==> job 1727: inputs <==
Design GameModeEazy, start of the top module:
module GameModeEazy(
input wire clk,
input wire rst,
input wire load,
input wire [63:0] load_board,
input wire [3:0]btn,
input wire [3:0]mode,
output wire [63:0] num,
output wire [15:0] judge
    );
Settings: LEC_CHECK=0, ABC_AREA=0, CAP_MARGIN=20, CELL_PAD_IN_SITES_DETAIL_PLACEMENT=1, CELL_PAD_IN_SITES_GLOBAL_PLACEMENT=2, CORE_MARGIN=3, CORE_UTILIZATION=31, CTS_CLUSTER_DIAMETER=29, GPL_ROUTABILITY_DRIVEN=1, HOLD_SLACK_MARGIN=0.06, MAX_ROUTING_LAYER=met4, MIN_ROUTING_LAYER=met1, PLACE_DENSITY_LB_ADDON=0.12, SLEW_MARGIN=15; clock period 18.3 ns.
run.sh (not shown) runs the stock make flow with config.mk's settings and CLKGATE_MAP_FILE=.
==> job 6892 (differences from job 1727) <==
ABC_AREA = not set   (was 0)
CELL_PAD_IN_SITES_DETAIL_PLACEMENT = not set   (was 1)
CELL_PAD_IN_SITES_GLOBAL_PLACEMENT = not set   (was 2)
CORE_MARGIN = 2   (was 3)
CORE_UTILIZATION = 41   (was 31)
CTS_CLUSTER_DIAMETER = not set   (was 29)
HOLD_SLACK_MARGIN = not set   (was 0.06)
MAX_ROUTING_LAYER = not set   (was met4)
MIN_ROUTING_LAYER = not set   (was met1)
PLACE_DENSITY_LB_ADDON = not set   (was 0.12)
SLEW_MARGIN = 20   (was 15)
==> flow/constraint.sdc (replaced) <==
create_clock -name core_clock -period 27.6 [get_ports {clk}]
set_input_delay 5.5200 -clock core_clock [delete_from_list [all_inputs] [get_ports {clk}]]
set_output_delay 5.5200 -clock core_clock [all_outputs]
set_load 0.01 [all_outputs]
==> comparison <==
In flip-flop count, job 1727 and job 6892 do not differ.
Between job 6892 and job 1727, the lower global-route usage is in job 1727 (gap 1.7 points).
Job 1727 reached the layout checks and failed them: setup timing. Job 6892 produced a clean layout.
Between job 6892 and job 1727, the lower core utilization is in job 6892 (gap 5.8 points).
Against job 6892, the sequential share of layout area of job 1727 is lower by 0.85 points.
Against job 6892, the critical path depth of job 1727 is higher by 36.
Between job 1727 and job 6892, the lower clock skew is in job 1727 (gap 0.012 ns).
==> figures <==
Reg-to-reg critical path startpoint: job 6892 num_reg[24]$_SDFFE_PP0P_; job 1727 num_reg[52]$_SDFFE_PP0P_
Hold slack: job 6892 0.581 ns; job 1727 0.610 ns
Status: job 6892 no timing/DRC/antenna violations; job 1727 failed layout checks
Layout check failures: job 6892 -; job 1727 setup timing
Iteration-0 DRC Markers: job 6892 9,254; job 1727 7,787
Dpl ws: job 6892 0.00352 ns; job 1727 -7.63 ns
Total of plain and repair buffers excluding clock buffers: job 6892 670; job 1727 3,543
Number of cells on the worst reg-to-reg path: job 6892 108; job 1727 120
Total GRT Usage: job 6892 47.3%; job 1727 45.6%
Non-clock buffer area fraction after layout: job 6892 10.7%; job 1727 36.1%
First-pass detailed-route iteration total: job 6892 9; job 1727 8
Final count of negative-setup-slack endpoints: job 6892 0; job 1727 67
HPWL after detailed placement: job 6892 222 mm; job 1727 288 mm
Number of nets at the end of the flow: job 6892 7,234; job 1727 10.1k
Vias in the first global route: job 6892 56.8k; job 1727 76.5k

---

==> run D <==
Starting RTL as in the previous note.
Settings: LEC_CHECK=0, ABC_AREA=0, CAP_MARGIN=20, CELL_PAD_IN_SITES_GLOBAL_PLACEMENT=3, CORE_MARGIN=2, CORE_UTILIZATION=41, CTS_CLUSTER_DIAMETER=45, CTS_CLUSTER_SIZE=70, GPL_ROUTABILITY_DRIVEN=0, HOLD_SLACK_MARGIN=-0.01, SETUP_SLACK_MARGIN=5.0, SLEW_MARGIN=20; clock period 48.8 ns.
==> run B (differences from run D) <==
ABC_AREA = not set   (was 0)
CELL_PAD_IN_SITES_GLOBAL_PLACEMENT = not set   (was 3)
CORE_UTILIZATION = 69   (was 41)
CTS_CLUSTER_DIAMETER = not set   (was 45)
CTS_CLUSTER_SIZE = 24   (was 70)
GPL_ROUTABILITY_DRIVEN = not set   (was 0)
HOLD_SLACK_MARGIN = not set   (was -0.01)
SETUP_SLACK_MARGIN = 3.32   (was 5.0)
==> flow/constraint.sdc (replaced) <==
create_clock -name core_clock -period 25.5 [get_ports {clk}]
set_input_delay 5.1000 -clock core_clock [delete_from_list [all_inputs] [get_ports {clk}]]
set_output_delay 5.1000 -clock core_clock [all_outputs]
set_load 0.01 [all_outputs]
==> run F (differences from run D) <==
ABC_AREA = not set   (was 0)
CELL_PAD_IN_SITES_GLOBAL_PLACEMENT = not set   (was 3)
CORE_UTILIZATION = 28   (was 41)
CTS_CLUSTER_DIAMETER = not set   (was 45)
CTS_CLUSTER_SIZE = not set   (was 70)
GPL_ROUTABILITY_DRIVEN = 1   (was 0)
HOLD_SLACK_MARGIN = not set   (was -0.01)
SETUP_SLACK_MARGIN = not set   (was 5.0)
==> flow/constraint.sdc (replaced) <==
create_clock -name core_clock -period 33.1 [get_ports {clk}]
set_input_delay 6.6200 -clock core_clock [delete_from_list [all_inputs] [get_ports {clk}]]
set_output_delay 6.6200 -clock core_clock [all_outputs]
set_load 0.01 [all_outputs]
==> results <==
Run B stopped in 5_1_grt, error GRT-0116. Run F finished clean. Run D passed the timing, DRC and antenna checks.
Against run F, the first-iteration DRC count of run D is larger by 2.4%.
Between run F and run D, the lower wire length is in run D (gap about 8%, measured against run D).
Between run D and run F, the lower hold slack is in run F (gap 0.0079 ns).
In run F the final cell count is larger than in run D, by 8.9%.
In run D the non-clock buffer count is lower than in run F, by 58.
Between run D and run F, the lower via count is in run D (gap about 1.2%, measured against run F).
==> figures <==
	run B	run F	run D
Layout Cells excl Fill	-	8,899	8,169
Tapcell count	-	2,086	1,414
Vias	-	61,700	61,000
Post-CTS Setup Inserts	246	0	0
Setup TNS	-	0 ns	0 ns
Clock skew	-	0.0292 ns	0.0193 ns
Setup-violating endpoint count in the final report	-	0	0
CP max-delay cell	-	sky130_fd_sc_hd__o31ai_1	sky130_fd_sc_hd__nand2_1
Non-clock inverter count in the final layout	-	277	277
Worst-path clk slew	-	0.07 ns	0.07 ns
Comb gates	-	6,020	6,020
Number of fill cells in the layout	-	17,600	11,700
Worst path buffer plus inverter count	-	13	10
Outcome	did not finish	finished clean	finished clean
Stage where the flow stopped	5_1_grt	-	-

---

==> job 1264: inputs <==
GameModeEazy again, from the RTL that the note above started with.
## GameModeEazy
module GameModeEazy(
input wire clk,
input wire rst,
input wire load,
input wire [63:0] load_board,
input wire [3:0]btn,
input wire [3:0]mode,
output wire [63:0] num,
output wire [15:0] judge
    );
==> flow/config.mk <==
export PLATFORM = sky130hd
export DESIGN_NAME = GameModeEazy
export DESIGN_NICKNAME = GameModeEazy
export VERILOG_FILES = /design/flow/design.v
export SDC_FILE = /design/flow/constraint.sdc
export NUM_CORES = 4
export LEC_CHECK = 0
export CAP_MARGIN = 0
export CORE_MARGIN = 2
export CORE_UTILIZATION = 71
export CTS_CLUSTER_DIAMETER = 136
export CTS_CLUSTER_SIZE = 24
export MAX_ROUTING_LAYER = met4
export SETUP_SLACK_MARGIN = 3.32
export SLEW_MARGIN = 20
==> flow/constraint.sdc <==
create_clock -name core_clock -period 24.0 [get_ports {clk}]
set_input_delay 4.8000 -clock core_clock [delete_from_list [all_inputs] [get_ports {clk}]]
set_output_delay 4.8000 -clock core_clock [all_outputs]
set_load 0.01 [all_outputs]
==> job 2354 (differences from job 1264) <==
==> flow/config.mk (replaced) <==
export PLATFORM = sky130hd
export DESIGN_NAME = GameModeEazy
export DESIGN_NICKNAME = GameModeEazy
export VERILOG_FILES = /design/flow/design.v
export SDC_FILE = /design/flow/constraint.sdc
export NUM_CORES = 4
export LEC_CHECK = 0
export CAP_MARGIN = 20
export CORE_MARGIN = 2
export CORE_UTILIZATION = 45
export GPL_ROUTABILITY_DRIVEN = 1
export SLEW_MARGIN = 20
==> flow/constraint.sdc (replaced) <==
create_clock -name core_clock -period 22.0 [get_ports {clk}]
set_input_delay 4.4000 -clock core_clock [delete_from_list [all_inputs] [get_ports {clk}]]
set_output_delay 4.4000 -clock core_clock [all_outputs]
set_load 0.01 [all_outputs]
==> job 3714 (differences from job 1264) <==
==> flow/config.mk (replaced) <==
export PLATFORM = sky130hd
export DESIGN_NAME = GameModeEazy
export DESIGN_NICKNAME = GameModeEazy
export VERILOG_FILES = /design/flow/design.v
export SDC_FILE = /design/flow/constraint.sdc
export NUM_CORES = 4
export LEC_CHECK = 0
export CAP_MARGIN = 20
export CORE_MARGIN = 2
export CORE_UTILIZATION = 27
export HOLD_SLACK_MARGIN = -0.09
export SLEW_MARGIN = 20
==> flow/constraint.sdc (replaced) <==
create_clock -name core_clock -period 28.0 [get_ports {clk}]
set_input_delay 5.6000 -clock core_clock [delete_from_list [all_inputs] [get_ports {clk}]]
set_output_delay 5.6000 -clock core_clock [all_outputs]
set_load 0.01 [all_outputs]
==> comparison table <==
Result of the run: job 3714 finished clean; job 1264 stopped before the end; job 2354 finished with violations
Last stage reached: job 3714 -; job 1264 global routing; job 2354 -
Violated checks: job 3714 -; job 1264 -; job 2354 setup timing
Reg2Reg Capture Point: job 3714 num_reg[1]; job 1264 -; job 2354 num_reg[1]
Number of antenna diodes: job 3714 8; job 1264 -; job 2354 27
Worst skew pair latency: job 3714 0.39 ns; job 1264 -; job 2354 0.37 ns
Number of logged tool warnings: job 3714 71; job 1264 -; job 2354 74
R2R Path Start: job 3714 num_reg[17]; job 1264 -; job 2354 num_reg[52]
Setup violators final: job 3714 0; job 1264 -; job 2354 67
Vias: job 3714 62.6k; job 1264 -; job 2354 75.8k
Area of the die: job 3714 170000 sq um; job 1264 65400 sq um; job 2354 103000 sq um
Worst relative slew slack: job 3714 17.0%; job 1264 -; job 2354 9.54%
Chip height: job 3714 412 um; job 1264 256 um; job 2354 320 um
Area Growth Syn to Fin: job 3714 17.4%; job 1264 -; job 2354 62.4%
Clkbuf count: job 3714 10; job 1264 -; job 2354 12
Post-detailed-route wirelength per cell: job 3714 30.7 um; job 1264 -; job 2354 27.6 um
Post-detailed-route via-to-cell ratio: job 3714 6.73; job 1264 -; job 2354 6.93
Setup crit end kind: job 3714 register; job 1264 -; job 2354 register
Clock tree from TritonCTS: job 3714 done; job 1264 -; job 2354 done
Non-CTS inverters: job 3714 277; job 1264 -; job 2354 277
Worst setup path category: job 3714 in2reg; job 1264 -; job 2354 reg2reg
Net count reported at finish: job 3714 7287; job 1264 -; job 2354 9813
Number of setup buffers added after CTS: job 3714 0; job 1264 169; job 2354 128
Core Region: job 3714 165000 sq um; job 1264 62900 sq um; job 2354 98700 sq um
Footprint of the flip-flops and latches: job 3714 1430 sq um; job 1264 -; job 2354 1450 sq um
Combinational gate area: job 3714 41400 sq um; job 1264 -; job 2354 43300 sq um
